==> xenon: inputs <==
==> flow/design.v <==
module FIR_low_pass_filter(
	input clk,
	input rst,
	input [7:0]FIR_IN,
	output reg [16:0]FIR_OUT
);
reg[7:0] delay_pipeline1;
reg[7:0] delay_pipeline2;
reg[7:0] delay_pipeline3;
reg[7:0] delay_pipeline4;
reg[7:0] delay_pipeline5;
reg[7:0] delay_pipeline6;
reg[7:0] delay_pipeline7;
reg[7:0] delay_pipeline8;
reg[7:0] delay_pipeline9;
wire[7:0] coeff1 = 8'd7;	 
wire[7:0] coeff2 = 8'd5;
wire[7:0] coeff3 = 8'd51;
wire[7:0] coeff4 = 8'd135;
wire[7:0] coeff5 = 8'd179;
wire[7:0] coeff6 = 8'd135;
wire[7:0] coeff7 = 8'd51;
wire[7:0] coeff8 = 8'd5;
wire[7:0] coeff9 = 8'd7;
reg signed [16:0] multi_data1 ; 
reg signed [16:0] multi_data2 ;
reg signed [16:0] multi_data3 ;
reg signed [16:0] multi_data4 ;
reg signed [16:0] multi_data5 ;
reg signed [16:0] multi_data6 ;
reg signed [16:0] multi_data7 ;
reg signed [16:0] multi_data8 ;
reg signed [16:0] multi_data9 ;
always@(posedge clk or negedge rst)
if(!rst)
begin
	delay_pipeline1 <= 8'b0 ;
	delay_pipeline2 <= 8'b0 ;
	delay_pipeline3 <= 8'b0 ;
	delay_pipeline4 <= 8'b0 ;
	delay_pipeline5 <= 8'b0 ;
	delay_pipeline6 <= 8'b0 ;
	delay_pipeline7 <= 8'b0 ;
	delay_pipeline8 <= 8'b0 ;
	delay_pipeline9 <= 8'b0 ;
end
else
begin
	delay_pipeline1 <= FIR_IN;
	delay_pipeline2 <= delay_pipeline1 ;
	delay_pipeline3 <= delay_pipeline2 ;
	delay_pipeline4 <= delay_pipeline3 ;
	delay_pipeline5 <= delay_pipeline4 ;
	delay_pipeline6 <= delay_pipeline5 ;
	delay_pipeline7 <= delay_pipeline6 ;
	delay_pipeline8 <= delay_pipeline7 ;
	delay_pipeline9 <= delay_pipeline8 ;
end
always@(posedge clk or negedge rst)  
	if(!rst)
		multi_data1 <= 17'b0 ;
	else
		multi_data1 <= delay_pipeline1*coeff1 ;
always@(posedge clk or negedge rst)  
	if(!rst)
		multi_data2 <= 17'b0 ;
	else
		multi_data2 <= delay_pipeline2*coeff2 ;
always@(posedge clk or negedge rst)  
	if(!rst)
		multi_data3 <= 17'b0 ;
	else
		multi_data3 <= delay_pipeline3*coeff3 ;
always@(posedge clk or negedge rst)  
	if(!rst)
		multi_data4 <= 17'b0 ;
	else
		multi_data4 <= delay_pipeline4*coeff4 ;
always@(posedge clk or negedge rst)  
	if(!rst)
		multi_data5 <= 17'b0 ;
	else
		multi_data5 <= delay_pipeline5*coeff5 ;
always@(posedge clk or negedge rst)  
	if(!rst)
		multi_data6 <= 17'b0 ;
	else
		multi_data6 <= delay_pipeline6*coeff6 ;
always@(posedge clk or negedge rst)  
	if(!rst)
		multi_data7 <= 17'b0 ;
	else
		multi_data7 <= delay_pipeline7*coeff7 ;
always@(posedge clk or negedge rst)  
	if(!rst)
		multi_data8 <= 17'b0 ;
	else
		multi_data8 <= delay_pipeline8*coeff8 ;
always@(posedge clk or negedge rst)  
	if(!rst)
		multi_data9 <= 17'b0 ;
	else
		multi_data9 <= delay_pipeline9*coeff9 ;
always@(posedge clk or negedge rst)
	if(!rst)
		FIR_OUT <= 16'b0 ;
	else
		FIR_OUT <= multi_data1 + multi_data2 + multi_data3 + multi_data4 +multi_data5 + multi_data6 + multi_data7 + multi_data8 + multi_data9 ;
endmodule
==> flow/run.sh <==
#!/bin/bash
# the make line also repeats each setting of config.mk as NAME=value (left out here)
make -C /OpenROAD-flow-scripts/flow DESIGN_CONFIG=/design/flow/config.mk WORK_HOME=/design/flow/orfs CLKGATE_MAP_FILE= finish
==> flow/config.mk <==
export PLATFORM = sky130hd
export DESIGN_NAME = FIR_low_pass_filter
export DESIGN_NICKNAME = FIR_low_pass_filter
export VERILOG_FILES = /design/flow/design.v
export SDC_FILE = /design/flow/constraint.sdc
export NUM_CORES = 4
export LEC_CHECK = 0
export ABC_AREA = 0
export CAP_MARGIN = 15
export CELL_PAD_IN_SITES_DETAIL_PLACEMENT = 1
export CELL_PAD_IN_SITES_GLOBAL_PLACEMENT = 2
export CORE_ASPECT_RATIO = 1.61
export CORE_MARGIN = 9
export CORE_UTILIZATION = 40
export CTS_CLUSTER_DIAMETER = 203
export CTS_CLUSTER_SIZE = 32
export GPL_ROUTABILITY_DRIVEN = 1
export HOLD_SLACK_MARGIN = 0.18
export MAX_ROUTING_LAYER = met4
export MIN_ROUTING_LAYER = met2
export PLACE_DENSITY_LB_ADDON = 0.14
export SETUP_SLACK_MARGIN = 0.55
export SLEW_MARGIN = 40
export TNS_END_PERCENT = 15
==> flow/constraint.sdc <==
create_clock -name core_clock -period 4.02 [get_ports {clk}]
set_input_delay 0.8040 -clock core_clock [delete_from_list [all_inputs] [get_ports {clk}]]
set_output_delay 0.8040 -clock core_clock [all_outputs]
set_load 0.01 [all_outputs]
==> fjord: changes against xenon <==
- ABC_AREA: 0 -> 1
- CAP_MARGIN: 15 -> 20
- CELL_PAD_IN_SITES_DETAIL_PLACEMENT: 1 -> not set
- CELL_PAD_IN_SITES_GLOBAL_PLACEMENT: 2 -> not set
- CORE_ASPECT_RATIO: 1.61 -> not set
- CORE_MARGIN: 9 -> 2
- CORE_UTILIZATION: 40 -> 72
- CTS_CLUSTER_DIAMETER: 203 -> not set
- CTS_CLUSTER_SIZE: 32 -> not set
- GPL_ROUTABILITY_DRIVEN: 1 -> not set
- HOLD_SLACK_MARGIN: 0.18 -> not set
- MAX_ROUTING_LAYER: met4 -> not set
- MIN_ROUTING_LAYER: met2 -> not set
- PLACE_DENSITY: not set -> 0.35
- PLACE_DENSITY_LB_ADDON: 0.14 -> not set
- SETUP_SLACK_MARGIN: 0.55 -> 0.97
- SLEW_MARGIN: 40 -> 20
- TNS_END_PERCENT: 15 -> not set
==> flow/constraint.sdc (replaced) <==
create_clock -name core_clock -period 3.84 [get_ports {clk}]
set_input_delay 0.7680 -clock core_clock [delete_from_list [all_inputs] [get_ports {clk}]]
set_output_delay 0.7680 -clock core_clock [all_outputs]
set_load 0.01 [all_outputs]
==> comparison table <==
Nonclk buf count: fjord 102; xenon 75
Combinational share of cell area: fjord 0.559; xenon 0.527
Fraction of standard cell area that is sequential: fjord 0.262; xenon 0.297
Worst-path maximum fanout: fjord 5; xenon 3
Wire length of the first global-routing pass: fjord 63,100 microns; xenon 59,600 microns
Highest clock rate: fjord 0.253 GHz; xenon 0.231 GHz
Count of instantiated cells in the yosys netlist: fjord 1,611; xenon 1,265
Met1 Wirelength: fjord 17,100 microns; xenon 0 microns
Vias in the first global route: fjord 12,100; xenon 15,100
Area taken by flip-flops and latches: fjord 0.00501 sq mm; xenon 0.00500 sq mm
Die span in y: fjord 150 microns; xenon 260 microns
Outcome: fjord failed layout checks; xenon failed layout checks
Violated checks: fjord negative setup slack; xenon negative setup slack
Met2 wire length: fjord 24,200 microns; xenon 24,000 microns
